==> 10-27: inputs <==
==> flow/design.v <==
module Cinema(input [17:0]SW, input clk, input rst, output reg [17:0]LEDR , input [3:0]KEY, output [7:0]HEX0,
			  output [7:0]HEX4, output [7:0]HEX5, output [7:0]HEX6, output [7:0]HEX7, output [7:0]HEX1, output [7:0]HEX2, output [7:0]HEX3);
integer filmeEscolhido;  
integer filme;  
integer horarioEscolhido;  
integer horario;  
integer assentoEscolhido;  
reg [17:0] assento11;  
reg [17:0] assento12;  
reg [17:0] assento21;  
reg [17:0] assento22;  
integer valorInserido;  
integer valor;  
integer pago;  
integer quantidadeDeIngresso;  
integer trocoFeito;  
integer troco;  
wire [7:0]F = 4'hF;  
wire [7:0]H = 4'hC;  
reg [7:0]dFilme;  
reg [7:0]dHorario;  
reg [7:0]display1;  
reg [7:0]display2;  
reg [7:0]display3;  
reg [7:0]display4;  
integer bouncing;  
integer bouncing2;  
integer i;  
integer pagoAgora;  
always@(posedge clk) begin
  if (rst) begin  
    filmeEscolhido <= 0; filme <= 0; horarioEscolhido <= 0; horario <= 0; assentoEscolhido <= 0;
    assento11 <= 0; assento12 <= 0; assento21 <= 0; assento22 <= 0;
    valorInserido <= 0; valor <= 0; pago <= 0; quantidadeDeIngresso <= 0; trocoFeito <= 0; troco <= 0;
    dFilme <= 0; dHorario <= 0; display1 <= 0; display2 <= 0; display3 <= 0; display4 <= 0;
    bouncing <= 0; LEDR <= 0;
  end else begin
    if(!filmeEscolhido && bouncing == 0) begin  
		troco = 0;
        if(KEY == 4'b1110) begin  
            filme = 1;  
            filmeEscolhido = 1;  
            dFilme = 4'h1;  
            bouncing = 1;  
        end
        if(KEY == 4'b1101) begin  
            filme = 2;  
            filmeEscolhido = 1;  
            dFilme = 4'h2;  
        end
    end
    if(!horarioEscolhido && filmeEscolhido == 1) begin  
        if(KEY == 4'b1011) begin  
            horario = 1;  
            horarioEscolhido = 1;  
            dHorario = 4'h1;  
            display1 = 4'h1;  
            display2 = 4'h4;  
            display3 = 4'h0;  
            display4 = 4'h0;  
        end
        if(KEY == 4'b0111) begin  
            horario = 2;  
            horarioEscolhido = 1;  
            dHorario = 4'h2;  
            display1 = 4'h1;  
            display2 = 4'h6;  
            display3 = 4'h0;  
            display4 = 4'h0;  
        end
    end
    quantidadeDeIngresso=0;  
    if(!assentoEscolhido && horarioEscolhido == 1) begin  
        LEDR = 18'b111111111111111111;  
        for (i = 0; i<18; i = i + 1) begin
            if(SW[i] == 1) quantidadeDeIngresso = quantidadeDeIngresso + 1;  
        end
        valor = quantidadeDeIngresso * 15;  
        if(KEY == 4'b0011) begin  
            assentoEscolhido <= 1;  
            if(filme == 1 && horario == 1) assento11 <= assento11 + SW;  
            if(filme == 1 && horario == 2) assento12 <= assento12 + SW;  
            if(filme == 2 && horario == 1) assento21 <= assento21 + SW;  
            if(filme == 2 && horario == 2) assento22 <= assento22 + SW;  
        end
    end
    if(filme == 1 && horario == 1)begin  
		LEDR = ~assento11;
		bouncing = 0;
	end
    if(filme == 1 && horario == 2)begin  
		LEDR = ~assento12;
		bouncing = 0;
    end
    if(filme == 2 && horario == 1)begin  
		LEDR = ~assento21;
	end
    if(filme == 2 && horario == 2)begin  
		LEDR = ~assento22;
	end
    pagoAgora = pago;
    if (!pago && assentoEscolhido == 1) begin  
        if(KEY == 4'b1110) begin  
            valorInserido = valorInserido + 5;
        end
        if(KEY == 4'b1101) begin  
            valorInserido = valorInserido + 10;
        end
        if(KEY == 4'b1011) begin  
            valorInserido = valorInserido + 20;
        end
        if(KEY == 4'b0111) begin  
            valorInserido = valorInserido + 50;
        end
        if(valor == valorInserido) begin  
			pagoAgora = 1;  
		end
		if (valor < valorInserido && !trocoFeito) begin  
			troco <= valorInserido - valor;  
			pago <= 1;  
			trocoFeito <= 1;  
		end
    end
    if(pagoAgora == 1) begin  
		filmeEscolhido <= 0;
		horarioEscolhido <= 0;
		horario <= 0;
		assentoEscolhido <= 0;
		valorInserido <= 0;
		valor <= 0;
		pago <= 0;
		quantidadeDeIngresso <= 0;
		trocoFeito <= 0;
		pago <= 0;
	end
end
end
reg [7:0] SevenSeg;  
	always @(*)  
	case(F)  
		4'h0: SevenSeg = 8'b11111100;
		4'h1: SevenSeg = 8'b01100000;
		4'h2: SevenSeg = 8'b11011010;
		4'h3: SevenSeg = 8'b11110010;
		4'h4: SevenSeg = 8'b01100110;
		4'h5: SevenSeg = 8'b10110110;
		4'h6: SevenSeg = 8'b10111110;
		4'h7: SevenSeg = 8'b11100000;
		4'h8: SevenSeg = 8'b11111110;
		4'h9: SevenSeg = 8'b11110110;
		4'hF: SevenSeg = 8'b10001110;
		default: SevenSeg = 8'b00000000;
	endcase
	assign {HEX7[0], HEX7[1], HEX7[2], HEX7[3], HEX7[4], HEX7[5], HEX7[6], HEX7[7]} = ~SevenSeg;
	reg [7:0] SevenSeg1;
	always @(*)  
	case(H)
		4'h0: SevenSeg1 = 8'b11111100;
		4'h1: SevenSeg1 = 8'b01100000;
		4'h2: SevenSeg1 = 8'b11011010;
		4'h3: SevenSeg1 = 8'b11110010;
		4'h4: SevenSeg1 = 8'b01100110;
		4'h5: SevenSeg1 = 8'b10110110;
		4'h6: SevenSeg1 = 8'b10111110;
		4'h7: SevenSeg1 = 8'b11100000;
		4'h8: SevenSeg1 = 8'b11111110;
		4'h9: SevenSeg1 = 8'b11110110;
		4'hC: SevenSeg1 = 8'b01101110;
		default: SevenSeg1 = 8'b00000000;
	endcase
	assign {HEX5[0], HEX5[1], HEX5[2], HEX5[3], HEX5[4], HEX5[5], HEX5[6], HEX5[7]} = ~SevenSeg1;
	reg [7:0] SevenSeg2;
	always @(*)  
	case(dFilme)
		4'h0: SevenSeg2 = 8'b11111100;
		4'h1: SevenSeg2 = 8'b01100000;
		4'h2: SevenSeg2 = 8'b11011010;
		4'h3: SevenSeg2 = 8'b11110010;
		4'h4: SevenSeg2 = 8'b01100110;
		4'h5: SevenSeg2 = 8'b10110110;
		4'h6: SevenSeg2 = 8'b10111110;
		4'h7: SevenSeg2 = 8'b11100000;
		4'h8: SevenSeg2 = 8'b11111110;
		4'h9: SevenSeg2 = 8'b11110110;
		4'hC: SevenSeg2 = 8'b01101110;
		default: SevenSeg2 = 8'b00000000;
	endcase
	assign {HEX6[0], HEX6[1], HEX6[2], HEX6[3], HEX6[4], HEX6[5], HEX6[6], HEX6[7]} = ~SevenSeg2;
	reg [7:0] SevenSeg3;
	always @(*)  
	case(dHorario)
		4'h0: SevenSeg3 = 8'b11111100;
		4'h1: SevenSeg3 = 8'b01100000;
		4'h2: SevenSeg3 = 8'b11011010;
		4'h3: SevenSeg3 = 8'b11110010;
		4'h4: SevenSeg3 = 8'b01100110;
		4'h5: SevenSeg3 = 8'b10110110;
		4'h6: SevenSeg3 = 8'b10111110;
		4'h7: SevenSeg3 = 8'b11100000;
		4'h8: SevenSeg3 = 8'b11111110;
		4'h9: SevenSeg3 = 8'b11110110;
		4'hC: SevenSeg3 = 8'b01101110;
		default: SevenSeg3 = 8'b00000000;
	endcase
	assign {HEX4[0], HEX4[1], HEX4[2], HEX4[3], HEX4[4], HEX4[5], HEX4[6], HEX4[7]} = ~SevenSeg3;
	reg [7:0] SevenSeg4;
	always @(*)  
	case(display1)
		4'h0: SevenSeg4 = 8'b11111100;
		4'h1: SevenSeg4 = 8'b01100000;
		4'h2: SevenSeg4 = 8'b11011010;
		4'h3: SevenSeg4 = 8'b11110010;
		4'h4: SevenSeg4 = 8'b01100110;
		4'h5: SevenSeg4 = 8'b10110110;
		4'h6: SevenSeg4 = 8'b10111110;
		4'h7: SevenSeg4 = 8'b11100000;
		4'h8: SevenSeg4 = 8'b11111110;
		4'h9: SevenSeg4 = 8'b11110110;
		4'hC: SevenSeg4 = 8'b01101110;
		default: SevenSeg4 = 8'b00000000;
	endcase
	assign {HEX3[0], HEX3[1], HEX3[2], HEX3[3], HEX3[4], HEX3[5], HEX3[6], HEX3[7]} = ~SevenSeg4;
	reg [7:0] SevenSeg5;
	always @(*)  
	case(display2)
		4'h0: SevenSeg5 = 8'b11111100;
		4'h1: SevenSeg5 = 8'b01100000;
		4'h2: SevenSeg5 = 8'b11011010;
		4'h3: SevenSeg5 = 8'b11110010;
		4'h4: SevenSeg5 = 8'b01100110;
		4'h5: SevenSeg5 = 8'b10110110;
		4'h6: SevenSeg5 = 8'b10111110;
		4'h7: SevenSeg5 = 8'b11100000;
		4'h8: SevenSeg5 = 8'b11111110;
		4'h9: SevenSeg5 = 8'b11110110;
		4'hC: SevenSeg5 = 8'b01101110;
		default: SevenSeg5 = 8'b00000000;
	endcase
	assign {HEX2[0], HEX2[1], HEX2[2], HEX2[3], HEX2[4], HEX2[5], HEX2[6], HEX2[7]} = ~SevenSeg5;
	reg [7:0] SevenSeg6;
	always @(*)  
	case(display3)
		4'h0: SevenSeg6 = 8'b11111100;
		4'h1: SevenSeg6 = 8'b01100000;
		4'h2: SevenSeg6 = 8'b11011010;
		4'h3: SevenSeg6 = 8'b11110010;
		4'h4: SevenSeg6 = 8'b01100110;
		4'h5: SevenSeg6 = 8'b10110110;
		4'h6: SevenSeg6 = 8'b10111110;
		4'h7: SevenSeg6 = 8'b11100000;
		4'h8: SevenSeg6 = 8'b11111110;
		4'h9: SevenSeg6 = 8'b11110110;
		4'hC: SevenSeg6 = 8'b01101110;
		default: SevenSeg6 = 8'b00000000;
	endcase
	assign {HEX1[0], HEX1[1], HEX1[2], HEX1[3], HEX1[4], HEX1[5], HEX1[6], HEX1[7]} = ~SevenSeg6;
	reg [7:0] SevenSeg7;
	always @(*)  
	case(display4)
		4'h0: SevenSeg7 = 8'b11111100;
		4'h1: SevenSeg7 = 8'b01100000;
		4'h2: SevenSeg7 = 8'b11011010;
		4'h3: SevenSeg7 = 8'b11110010;
		4'h4: SevenSeg7 = 8'b01100110;
		4'h5: SevenSeg7 = 8'b10110110;
		4'h6: SevenSeg7 = 8'b10111110;
		4'h7: SevenSeg7 = 8'b11100000;
		4'h8: SevenSeg7 = 8'b11111110;
		4'h9: SevenSeg7 = 8'b11110110;
		4'hC: SevenSeg7 = 8'b01101110;
		default: SevenSeg7 = 8'b00000000;
	endcase
	assign {HEX0[0], HEX0[1], HEX0[2], HEX0[3], HEX0[4], HEX0[5], HEX0[6], HEX0[7]} = ~SevenSeg7;
endmodule
==> flow/run.sh <==
#!/bin/bash
# the make line also repeats each setting of config.mk as NAME=value (left out here)
make -C /OpenROAD-flow-scripts/flow DESIGN_CONFIG=/design/flow/config.mk WORK_HOME=/design/flow/orfs CLKGATE_MAP_FILE= finish
==> flow/config.mk <==
export PLATFORM = sky130hd
export DESIGN_NAME = Cinema
export DESIGN_NICKNAME = Cinema
export VERILOG_FILES = /design/flow/design.v
export SDC_FILE = /design/flow/constraint.sdc
export NUM_CORES = 4
export LEC_CHECK = 0
export ABC_AREA = 0
export CAP_MARGIN = 0
export CELL_PAD_IN_SITES_GLOBAL_PLACEMENT = 3
export CORE_MARGIN = 7
export CORE_UTILIZATION = 26
export CTS_CLUSTER_DIAMETER = 323
export CTS_CLUSTER_SIZE = 94
export GPL_ROUTABILITY_DRIVEN = 0
export MAX_ROUTING_LAYER = met5
export PLACE_DENSITY_LB_ADDON = 0.12
export SLEW_MARGIN = 20
export TNS_END_PERCENT = 5
==> flow/constraint.sdc <==
create_clock -name core_clock -period 19.9 [get_ports {clk}]
set_input_delay 3.9800 -clock core_clock [delete_from_list [all_inputs] [get_ports {clk}]]
set_output_delay 3.9800 -clock core_clock [all_outputs]
set_load 0.01 [all_outputs]
==> 05-15 (differences from 10-27) <==
==> flow/config.mk (replaced) <==
export PLATFORM = sky130hd
export DESIGN_NAME = Cinema
export DESIGN_NICKNAME = Cinema
export VERILOG_FILES = /design/flow/design.v
export SDC_FILE = /design/flow/constraint.sdc
export NUM_CORES = 4
export LEC_CHECK = 0
export CAP_MARGIN = 25
export CORE_MARGIN = 2
export CORE_UTILIZATION = 40
export CTS_CLUSTER_SIZE = 56
export GPL_TIMING_DRIVEN = 0
export SLEW_MARGIN = 20
==> flow/constraint.sdc (replaced) <==
create_clock -name core_clock -period 15.8 [get_ports {clk}]
set_input_delay 3.1600 -clock core_clock [delete_from_list [all_inputs] [get_ports {clk}]]
set_output_delay 3.1600 -clock core_clock [all_outputs]
set_load 0.01 [all_outputs]
==> results <==
                                                                                      05-15                    10-27
Share of final layout cell area taken by clock buffers and inverters                 0.0273                   0.0299
Result of the run                                                           failed layout checks  no timing/DRC/antenna violations
Reasons for failing layout checks                                              setup timing                        -
Post-CTS Repair Setup Buffers                                                            40                        0
Global-route wire length before repair                                            83,800 um                87,400 um
Core utilization before placement                                                     0.403                    0.263
Via count of the first global-routing pass                                           16,710                   15,517
Transition time of the tightest slew-check pin                                       968 ps                  1030 ps
Layout-stage area growth over the synthesis result                                    21.7%                    12.9%
Clock net power                                                                      443 uW                   371 uW
R2R setup slack                                                                     7690 ps                11,710 ps
Final Routed Wirelength                                                           51,900 um                55,000 um
Clock tree buffer count of the final layout                                              18                       20
Layout filler cell count                                                              4,339                    7,297
Setup violation total in the final timing report                                          8                        0
Worst EP arrival                                                                  16,470 ps                19,250 ps
Standby leakage power                                                            0.00882 uW               0.00807 uW
Part of the total power dissipated in sequential elements                             0.090                    0.121
Fraction of met2 tracks used by global routing                                        0.410                    0.269
Layout buffer count excluding clock buffers                                             256                      103
Final worst setup slack                                                             -302 ps                  1040 ps
Clock latency on the worst-skew pair                                                 470 ps                   490 ps
Switching part of the total                                                           0.444                    0.484
Crit path max-delay cell type                                         sky130_fd_sc_hd__fa_1  sky130_fd_sc_hd__or3b_2
Flip-flop and latch share of the layout cell area                                     0.173                    0.187
Crit path DRT                                                                     16,170 ps                20,290 ps
GRT Total Usage                                                                       0.223                    0.145
Standard-cell rows                                                                       77                       95
Power and IR drop assume default switching activity.
